Design top_module, start of the top module:
module top_module (
    input clk,
    input rst,
    output [18:0] imem_addr,               
    input  [18:0] imem_rdata,              
    output [8:0]  dmem_addr,               
    input  [18:0] dmem_rdata,              
    output [18:0] dmem_wdata,              
    output        dmem_we,                 
    output        halt                     
);
    wire [4:0] opcode;
    wire [3:0] rs1, rs2, rd;
    wire [13:0] addr_imm;
    wire [5:0] branch_offset;
    wire [4:0] alu_opcode;
    wire [1:0] pc_sel;
    wire [18:0] reg_data1, reg_data2;
    wire [37:0] alu_result;
    wire mem_read, mem_write, reg_write, load_IR, pc_enable;
    wire [18:0] pc_value;
    wire [18:0] target_addr;
    reg [18:0] mem_read_data;
    always @(posedge clk) begin
        if (mem_read)
            mem_read_data <= dmem_rdata;
    end
    wire is_load = (opcode == 5'b01010);
    wire [3:0]  wb_reg  = is_load ? rs2 : rd;
    wire [18:0] wb_data = is_load ? mem_read_data : alu_result[18:0];
    wire [18:0] ea      = reg_data1 + {5'd0, addr_imm};
    assign imem_addr  = pc_value;
    assign dmem_addr  = ea[8:0];
    assign dmem_wdata = reg_data2;
    assign dmem_we    = mem_write;
    assign target_addr = (pc_sel == 2'b01) ? (pc_value + {{13{branch_offset[5]}}, branch_offset}) : {5'd0, addr_imm};
    program_counter PC (
        .clk(clk),
        .rst(rst),
        .pc_enable(pc_enable),
        .pc_sel(pc_sel),
        .target_addr(target_addr),
        .pc(pc_value)
    );
    inst_reg IR (
        .clk(clk),
        .load_IR(load_IR),
  ...
Size in the first run: about 5,700 cells after synthesis, about 39,000 sq um of cells after synthesis.
Settings: LEC_CHECK=0, ABC_AREA=1, CAP_MARGIN=20, CELL_PAD_IN_SITES_GLOBAL_PLACEMENT=2, CORE_MARGIN=7, CORE_UTILIZATION=72, CTS_CLUSTER_SIZE=96, GPL_ROUTABILITY_DRIVEN=0, MAX_ROUTING_LAYER=met4, SETUP_SLACK_MARGIN=1.32, SLEW_MARGIN=35; clock period 39.2 ns.
run.sh (not shown) runs the stock make flow with config.mk's settings and CLKGATE_MAP_FILE=.
The starting point never finished: it broke off in global placement without I/O.
Edit:
Settings changed: ABC_AREA 1 to default, CELL_PAD_IN_SITES_GLOBAL_PLACEMENT 2 to default, CORE_MARGIN 7 to 2, CORE_UTILIZATION 72 to 38, CTS_CLUSTER_SIZE 96 to default, GPL_ROUTABILITY_DRIVEN 0 to default, MAX_ROUTING_LAYER met4 to default, SETUP_SLACK_MARGIN 1.32 to default, SLEW_MARGIN 35 to 20.
Clock period 39.2 ns to 38.0 ns, I/O delays scaled along.
After rerunning:
- The new run completed with no timing, DRC or antenna violations
- die size went up by about 70%
- synthesized cell count decreases by 16%
- area after synthesis came out higher by about 0.5%


Starting RTL as in the previous note.
clock: 21.1 ns
lec_check: 0
abc_area: 1
cap_margin: 20
core_margin: 2
core_utilization: 66
cts_cluster_diameter: 352
cts_cluster_size: 96
place_density: 0.4
setup_slack_margin: -1.82
slew_margin: 20
tns_end_percent: 10
The baseline failed in global routing.
==> next run, changes <==
ABC_AREA = unset   (was 1)
CORE_UTILIZATION = 59   (was 66)
CTS_CLUSTER_DIAMETER = unset   (was 352)
CTS_CLUSTER_SIZE = unset   (was 96)
PLACE_DENSITY = unset   (was 0.4)
SETUP_SLACK_MARGIN = unset   (was -1.82)
TNS_END_PERCENT = 5   (was 10)
clock period = 36.1 ns   (was 21.1 ns; I/O delays follow)
After rerunning:
- The new run produced a layout that fails on negative setup slack
- die area is higher by 12%
- synthesized cell count falls by 16%
- synthesized area came out higher by 0.53%
==> next run, changes <==
TNS_END_PERCENT = unset   (was 5)
clock period = 21.2 ns   (was 36.1 ns; I/O delays follow)
Effect:
- The changed run ran to the end with violations: negative setup slack
- count of clock-buffer cells in the layout rises by 4
- setup slack degrades by 16 ns
- utilization went up by 10 points
- global-route usage grows by 4.4 points
- hold slack gets better by 0.0076 ns
- wire length went up by 14%
- area after synthesis is unchanged
- cell area increases by 14%
- via count went up by about 12%
==> next run, changes <==
CORE_UTILIZATION = 40   (was 59)
clock period = 38.0 ns   (was 21.2 ns; I/O delays follow)
Effect:
- The changed run produced a clean layout
- synthesized area stays the same
- clock skew is higher by 0.021 ns
- final cell count is lower by 5.7%
- routed wire length is lower by 7.3%
- worst hold slack is about the same
- worst setup slack improved by 17 ns
- register-to-register slack improved by 17 ns


top_module again, from the RTL that the note above started with.
clock: 21.5 ns
lec_check: 0
abc_area: 1
cap_margin: 20
core_margin: 2
core_utilization: 66
cts_cluster_diameter: 341
cts_cluster_size: 98
setup_slack_margin: -2.0
slew_margin: 20
tns_end_percent: 15
The baseline aborted during global routing (5_1_grt).
Then changed:
ABC_AREA = default   (was 1)
CTS_CLUSTER_DIAMETER = default   (was 341)
CTS_CLUSTER_SIZE = default   (was 98)
SETUP_SLACK_MARGIN = 4.29   (was -2.0)
TNS_END_PERCENT = default   (was 15)
clock period = 38.5 ns   (was 21.5 ns; I/O delays follow)
Result: The changed run ended with an error in global routing (5_1_grt). Synthesized cell count went down by 16%. Die area went up by 0.52%. Area after synthesis went up by 0.53%.
Then changed:
CORE_UTILIZATION = 40   (was 66)
SETUP_SLACK_MARGIN = default   (was 4.29)
After rerunning: The changed run went through all stages and came out clean. Synthesized area is unchanged. Die size rises by 64%. Synthesized cell count is unchanged.
Then changed:
CORE_UTILIZATION = 56   (was 40)
SETUP_SLACK_MARGIN = 3.18   (was default)
TNS_END_PERCENT = 5   (was default)
clock period = 16.5 ns   (was 38.5 ns; I/O delays follow)
=>
- The changed run ran to the end with violations: setup timing
- final cell count goes up by 9.0%
- cell area grows by 16%
- register-to-register slack degrades by 22 ns
- sequential share of layout area went down by 2.8 points
- flip-flop count is unchanged
- non-clock buffer count rose by 928
- wire length rose by 5.8%
- worst setup slack got worse by 22 ns
Then changed:
CORE_UTILIZATION = 58   (was 56)
CTS_CLUSTER_SIZE = 41   (was default)
MAX_ROUTING_LAYER = met4   (was default)
SETUP_SLACK_MARGIN = default   (was 3.18)
TNS_END_PERCENT = default   (was 5)
After rerunning:
- The new run completed and failed the layout checks on setup timing
- area after synthesis is unchanged
- final area is about the same
- sequential share of layout area stays flat


top_module again, from the RTL that the note above started with.
Settings: LEC_CHECK=0, ABC_AREA=1, CAP_MARGIN=20, CORE_MARGIN=2, CORE_UTILIZATION=72, CTS_CLUSTER_DIAMETER=233, CTS_CLUSTER_SIZE=79, HOLD_SLACK_MARGIN=-0.08, PLACE_DENSITY_LB_ADDON=0.01, SETUP_SLACK_MARGIN=3.8, SLEW_MARGIN=20, TNS_END_PERCENT=5; clock period 39.5 ns.
The starting point ended with an error in global routing (5_1_grt).
Next try:
- CTS_CLUSTER_DIAMETER: 233 -> 396
- CTS_CLUSTER_SIZE: 79 -> 99
- HOLD_SLACK_MARGIN: -0.08 -> unset
- PLACE_DENSITY_LB_ADDON: 0.01 -> 0.02
- SETUP_SLACK_MARGIN: 3.8 -> 2.44
- TNS_END_PERCENT: 5 -> unset
- clock period: 39.5 -> 8.87 ns (I/O delays scaled with it)
Outcome: The changed run stopped in global routing (5_1_grt). Die size stays the same. Area after synthesis stays the same. Synthesized cell count stays the same.
Next try:
- ABC_AREA: 1 -> unset
- CORE_UTILIZATION: 72 -> 53
- CTS_CLUSTER_DIAMETER: 396 -> unset
- CTS_CLUSTER_SIZE: 99 -> unset
- PLACE_DENSITY_LB_ADDON: 0.02 -> unset
- SETUP_SLACK_MARGIN: 2.44 -> unset
- clock period: 8.87 -> 16.5 ns (I/O delays scaled with it)
After rerunning:
- The new run produced a layout that fails on setup timing
- synthesized cell count shrinks by 16%
- synthesized area climbs by 0.53%
- die size went up by 36%
Next try:
- ABC_AREA: unset -> 1
- CORE_ASPECT_RATIO: unset -> 0.5
- CORE_UTILIZATION: 53 -> 69
- CTS_CLUSTER_SIZE: unset -> 96
- TNS_END_PERCENT: unset -> 15
- clock period: 16.5 -> 11.8 ns (I/O delays scaled with it)
Result:
- The changed run aborted during global routing (5_1_grt) (GRT-0116)
- area after synthesis goes down by 0.53%
- die size fell by 23%
- synthesized cell count rises by 19%
Next try:
- CORE_ASPECT_RATIO: 0.5 -> unset
- CORE_UTILIZATION: 69 -> 64
- TNS_END_PERCENT: 15 -> unset
=>
- The changed run never finished: it broke off in global routing (5_1_grt) (GRT-0232)
- die area came out higher by 7.5%
- synthesized area does not change
- synthesized cell count stays the same
Next try:
- ABC_AREA: 1 -> unset
- CORE_UTILIZATION: 64 -> 58
- CTS_CLUSTER_SIZE: 96 -> 40
- SETUP_SLACK_MARGIN: unset -> 2.49
- clock period: 11.8 -> 16.5 ns (I/O delays scaled with it)
What happened:
- The changed run completed and failed the layout checks on setup timing
- area after synthesis rises by 0.53%
- die area rises by 11%
- synthesized cell count falls by 16%


Setup of build 89:
The RTL this note starts from:
==> flow/design.v <==
module alu (
    input  [18:0] a,
    input  [18:0] b,
    input  [4:0]  opcode,
    output reg [37:0] outau
);
always @(*) begin
    case (opcode)
        5'b00000: outau = {19'b0, a + b};         
        5'b00001: outau = {19'b0, a - b};         
        5'b00010: outau = a * b;                  
        5'b00011: outau = (b != 0) ? {19'b0, a / b} : 38'b0;  
        5'b00100: outau = {19'b0, a + 19'd1};     
        5'b00101: outau = {19'b0, a - 19'd1};     
        5'b00110: outau = {19'b0, a & b};         
        5'b00111: outau = {19'b0, a | b};         
        5'b01000: outau = {19'b0, a ^ b};         
        5'b01001: outau = {19'b0, ~a};            
        default : outau = 38'b0;                  
    endcase
end
endmodule
module program_counter (
    input clk,
    input rst,
    input pc_enable,
    input [1:0] pc_sel,            
    input [18:0] target_addr,      
    output reg [18:0] pc
);
always @(posedge clk or posedge rst) begin
    if (rst) begin
        pc <= 19'd0;
    end 
    else if (pc_enable) begin
        case (pc_sel)
            2'b00: pc <= pc + 1;         
            2'b01: pc <= target_addr;        
            2'b10: pc <= target_addr;        
            2'b11: pc <= target_addr;        
        endcase
    end
end
endmodule
module inst_reg (
    input clk,
    input load_IR,
    input [18:0] ins,               
    output reg [4:0] opcode,        
    output reg [3:0] rs1, rs2, rd,  
    output reg [13:0] addr_imm,     
    output reg [5:0] branch_offset  
);
    localparam OPC_ADD   = 5'd0,
               OPC_SUB   = 5'd1,
               OPC_MUL   = 5'd2,
               OPC_DIV   = 5'd3,
               OPC_INC   = 5'd4,
               OPC_DEC   = 5'd5,
               OPC_AND   = 5'd6,
               OPC_OR    = 5'd7,
               OPC_XOR   = 5'd8,
               OPC_NOT   = 5'd9,
               OPC_LD    = 5'd10,
               OPC_ST    = 5'd11,
               OPC_BEQ   = 5'd12,
               OPC_BNE   = 5'd13,
               OPC_JMP   = 5'd14,
               OPC_CALL  = 5'd15;
    always @(posedge clk) begin
        if (load_IR) begin
            opcode <= ins[18:14];
            rs1 <= 4'd0;
            rs2 <= 4'd0;
            rd <= 4'd0;
            addr_imm <= 14'd0;
            branch_offset <= 6'd0;
            case (ins[18:14])
                OPC_ADD, OPC_SUB, OPC_MUL, OPC_DIV,
                OPC_INC, OPC_DEC, OPC_AND, OPC_OR,
                OPC_XOR, OPC_NOT: begin
                    rs1 <= ins[13:10];
                    rs2 <= ins[9:6];
                    rd  <= ins[5:2];
                end
                OPC_LD, OPC_ST: begin
                    rs1 <= ins[13:10];             
                    rs2 <= ins[9:6];               
                    addr_imm <= {8'd0, ins[5:0]};  
                end
                OPC_BEQ, OPC_BNE: begin
                    rs1 <= ins[13:10];            
                    rs2 <= ins[9:6];              
                    branch_offset <= ins[5:0];    
                end
                OPC_JMP, OPC_CALL: begin
                    addr_imm <= ins[13:0];        
                end
                default: begin
                end
            endcase
        end
    end
endmodule
module reg_file (
    input clk,
    input rst,
    input reg_write,                  
    input [4:0] read_reg1,            
    input [4:0] read_reg2,            
    input [4:0] write_reg,            
    input [18:0] write_data,          
    output [18:0] read_data1,         
    output [18:0] read_data2          
);
    reg [18:0] registers [0:31];
    assign read_data1 = registers[read_reg1];
    assign read_data2 = registers[read_reg2];
    integer i;
    always @(posedge clk or posedge rst) begin
        if (rst) begin
            for (i = 0; i < 32; i = i + 1)
                registers[i] <= 19'd0;
        end else if (reg_write) begin
                        registers[write_reg] <= write_data;
        end
    end
endmodule
module control_unit (
    input clk, rst,
    input [4:0] opcode,                     	 
    input regs_equal,				 
    output reg mem_read,			 
    output reg mem_write,			 
    output reg reg_write,			 
    output reg load_IR,				 
    output reg pc_enable,			 
    output reg [4:0] ALU_op,			 
    output reg [1:0] pc_sel,			 
    output halted				 
);
    parameter FETCH = 3'b000, EXECUTE = 3'b001, MEMORY = 3'b010,
              WRITBK = 3'b011, CONTROL = 3'b100, HALT = 3'b101;
    reg [2:0] state, next_state;
    assign halted = (state == HALT);
    always @(posedge clk or posedge rst) begin
        if (rst)
            state <= FETCH;
        else
            state <= next_state;
    end
    always @(*) begin
        case (state)
            FETCH: next_state = EXECUTE;
            EXECUTE: begin
                case (opcode)
                    5'b01010, 5'b01011: next_state = MEMORY;   				 
                    5'b01100, 5'b01101, 5'b01110, 5'b01111: next_state = CONTROL;	 
                    5'b00000, 5'b00001, 5'b00010, 5'b00011, 5'b00100,
                    5'b00101, 5'b00110, 5'b00111, 5'b01000, 5'b01001: next_state = WRITBK;  
                    5'b11111: next_state = HALT;					 
                    default: next_state = FETCH;					 
                endcase
            end
            MEMORY: begin
                if (opcode == 5'b01010)
                    next_state = WRITBK;	  
                else
                    next_state = FETCH;  	 
            end
            WRITBK: next_state = FETCH;
            CONTROL: next_state = FETCH;
            HALT: next_state = HALT;
            default: next_state = FETCH;
        endcase
    end
    always @(*) begin
        mem_read = 0;
        mem_write = 0;
        reg_write = 0;
        load_IR = 0;
        pc_enable = 0;
        ALU_op = 5'b00000;
        pc_sel = 2'b00;
        case (state)
            FETCH: begin
                mem_read = 1;
                load_IR = 1;
                pc_enable = 1;
                pc_sel = 2'b00;
            end
            EXECUTE: begin
                ALU_op = opcode;
            end
            MEMORY: begin
                if (opcode == 5'b01010)
                    mem_read = 1;        
                else
                    mem_write = 1;       
            end
            WRITBK: begin
                ALU_op = opcode;
                if (opcode != 5'b01011)  
                    reg_write = 1;
            end
            CONTROL: begin
                case (opcode)
                    5'b01100: begin pc_enable = regs_equal;  pc_sel = 2'b01; end  
                    5'b01101: begin pc_enable = !regs_equal; pc_sel = 2'b01; end  
                    5'b01110, 5'b01111: begin pc_enable = 1; pc_sel = 2'b10; end  
                    default: ;
                endcase
            end
            default: ;
        endcase
    end
endmodule
module top_module (
    input clk,
    input rst,
    output [18:0] imem_addr,               
    input  [18:0] imem_rdata,              
    output [8:0]  dmem_addr,               
    input  [18:0] dmem_rdata,              
    output [18:0] dmem_wdata,              
    output        dmem_we,                 
    output        halt                     
);
    wire [4:0] opcode;
    wire [3:0] rs1, rs2, rd;
    wire [13:0] addr_imm;
    wire [5:0] branch_offset;
    wire [4:0] alu_opcode;
    wire [1:0] pc_sel;
    wire [18:0] reg_data1, reg_data2;
    wire [37:0] alu_result;
    wire mem_read, mem_write, reg_write, load_IR, pc_enable;
    wire [18:0] pc_value;
    wire [18:0] target_addr;
    reg [18:0] mem_read_data;
    always @(posedge clk) begin
        if (mem_read)
            mem_read_data <= dmem_rdata;
    end
    wire is_load = (opcode == 5'b01010);
    wire [3:0]  wb_reg  = is_load ? rs2 : rd;
    wire [18:0] wb_data = is_load ? mem_read_data : alu_result[18:0];
    wire [18:0] ea      = reg_data1 + {5'd0, addr_imm};
    assign imem_addr  = pc_value;
    assign dmem_addr  = ea[8:0];
    assign dmem_wdata = reg_data2;
    assign dmem_we    = mem_write;
    assign target_addr = (pc_sel == 2'b01) ? (pc_value + {{13{branch_offset[5]}}, branch_offset}) : {5'd0, addr_imm};
    program_counter PC (
        .clk(clk),
        .rst(rst),
        .pc_enable(pc_enable),
        .pc_sel(pc_sel),
        .target_addr(target_addr),
        .pc(pc_value)
    );
    inst_reg IR (
        .clk(clk),
        .load_IR(load_IR),
        .ins(imem_rdata),
        .opcode(opcode),
        .rs1(rs1),
        .rs2(rs2),
        .rd(rd),
        .addr_imm(addr_imm),
        .branch_offset(branch_offset)
    );
    control_unit CU (
        .clk(clk),
        .rst(rst),
        .opcode(opcode),
        .regs_equal(reg_data1 == reg_data2),
        .mem_read(mem_read),
        .mem_write(mem_write),
        .reg_write(reg_write),
        .load_IR(load_IR),
        .pc_enable(pc_enable),
        .ALU_op(alu_opcode),
        .pc_sel(pc_sel),
        .halted(halt)
    );
    reg_file RF (
        .clk(clk),
        .rst(rst),
        .reg_write(reg_write),
        .read_reg1({1'b0, rs1}),
        .read_reg2({1'b0, rs2}),
        .write_reg({1'b0, wb_reg}),
        .write_data(wb_data),
        .read_data1(reg_data1),
        .read_data2(reg_data2)
    );
    alu ALU (
        .a(reg_data1),
        .b(reg_data2),
        .opcode(alu_opcode),
        .outau(alu_result)
    );
endmodule
make LEC_CHECK=0 CAP_MARGIN=20 CORE_MARGIN=8 CORE_UTILIZATION=53 CTS_CLUSTER_DIAMETER=340 GPL_TIMING_DRIVEN=0 MAX_ROUTING_LAYER=met4 MIN_ROUTING_LAYER=met2 PLACE_DENSITY=0.71 SETUP_SLACK_MARGIN=-1.11 SLEW_MARGIN=20 finish   # period 38.5 ns
Flow for build 89 halted at global routing, error code GRT-0116.
What build 90 does differently from build 89 at the input level:
Settings: SETUP_SLACK_MARGIN changed from -1.11 to 5.0; CTS_CLUSTER_DIAMETER removed (was 340); MAX_ROUTING_LAYER removed (was met4); MIN_ROUTING_LAYER removed (was met2); PLACE_DENSITY removed (was 0.71); CORE_UTILIZATION changed from 53 to 40; GPL_TIMING_DRIVEN removed (was 0); CORE_MARGIN changed from 8 to 5.
Findings:
Build 90 finished every stage and its layout cleared the timing, design-rule and antenna checks. Summed standard-cell area reported by yosys: build 90 vs build 89 — no meaningful difference. Lower total die size goes to build 89 over build 90. [build 90 vs build 89] floorplan-stage core utilization: lower in build 90.
Setup changes, build 90 to build 79
Settings: setting GPL_TIMING_DRIVEN to 0 for the first time; changing CORE_MARGIN from 5 to 3; setting MAX_ROUTING_LAYER to met5 for the first time; changing CORE_UTILIZATION from 40 to 53; setting CTS_CLUSTER_DIAMETER to 370 for the first time; setting HOLD_SLACK_MARGIN to -0.02 for the first time; changing SLEW_MARGIN from 20 to 40; setting MIN_ROUTING_LAYER to met2 for the first time; removing SETUP_SLACK_MARGIN (formerly 5.0); setting PLACE_DENSITY to 0.71 for the first time.
Results
What ended build 79 was a tool error in global routing; the run never finished.
Count of cells resized by post-cts repair (build 79 vs. build 90) increases by more than half
Looking at post-CTS setup-driven buffer insertion count, build 79 sits 42 lower than build 90 does.
Build 79 vs. build 90: area of the core went down by 25%; total placed cells including tap cells went down by 296.
> inputs changed (build 79 -> build 18)
Settings: CTS_CLUSTER_SIZE: unset -> 84; MAX_ROUTING_LAYER: met5 -> met4; CELL_PAD_IN_SITES_GLOBAL_PLACEMENT: unset -> 2.
Results
- Build 18 | ERROR | global placement
- Core box area came out exactly the same in build 79 and build 18.
- As far as share of synthesized area occupied by flip-flops and latches goes, build 79 and build 18 are indistinguishable; the numbers are identical.
- Re flop and latch count out of synthesis: no difference whatsoever between build 18 and build 79.
- Comparing build 79 against build 18, there is no change at all in width of the die.
#### Input delta (build 63 over build 18)
Settings: CTS_CLUSTER_DIAMETER: 370 -> unset; CTS_CLUSTER_SIZE: 84 -> unset; CELL_PAD_IN_SITES_GLOBAL_PLACEMENT: 2 -> unset; CORE_MARGIN: 3 -> 2; MAX_ROUTING_LAYER: met4 -> unset; GPL_TIMING_DRIVEN: 0 -> unset; PLACE_DENSITY: 0.71 -> unset; MIN_ROUTING_LAYER: met2 -> unset; SLEW_MARGIN: 40 -> 20; HOLD_SLACK_MARGIN: -0.02 -> unset; CORE_UTILIZATION: 53 -> 15; the clock period (ns, I/O delays scaled along): 38.5 -> 47.2.
Looking at the reports, build 63 completed the entire flow and the layout it produced met the timing, design-rule and antenna checks.
Reported for build 63 and build 18, fraction of the mapped netlist area in adder cells turned out identical to the last digit.
As far as cell area after synthesis is concerned, build 63 and build 18 perform about the same.
On row count: build 63 sits above build 18.
Build 63 against build 18: die area now sits higher; die width now sits higher; die span in y now sits higher; placeable core area now sits higher.
Re post-synthesis instance total: no difference whatsoever between build 63 and build 18.
Looking at core utilization before placement, build 63 sits below build 18.
### build 63 -> build 42
Settings: a change of CORE_UTILIZATION from 15 to 66; an added CTS_CLUSTER_SIZE of 39; an added MAX_ROUTING_LAYER of met4; a change of the clock period (ns, I/O delays scaled along) from 47.2 to 16.5.
Results
Flow for build 42 halted at global routing, error code ODB-0269.
From build 63 to build 42, CTS H-tree depth did not move at all.
Detailed-placement wirelength estimate ends up higher on build 42.
Between build 63 and build 42, the flow reports weighted congestion reported at the end of routability-driven placement increasing by more than 10%.
Synthesized area came out exactly the same in build 42 and build 63.
The floorplan row count in build 63 is 2.1 times that in build 42.
Count of buffers from port buffering came out exactly the same in build 42 and build 63.
Delta (build 42 minus build 63): placed instance count now smaller; chip height now smaller; die area now smaller.
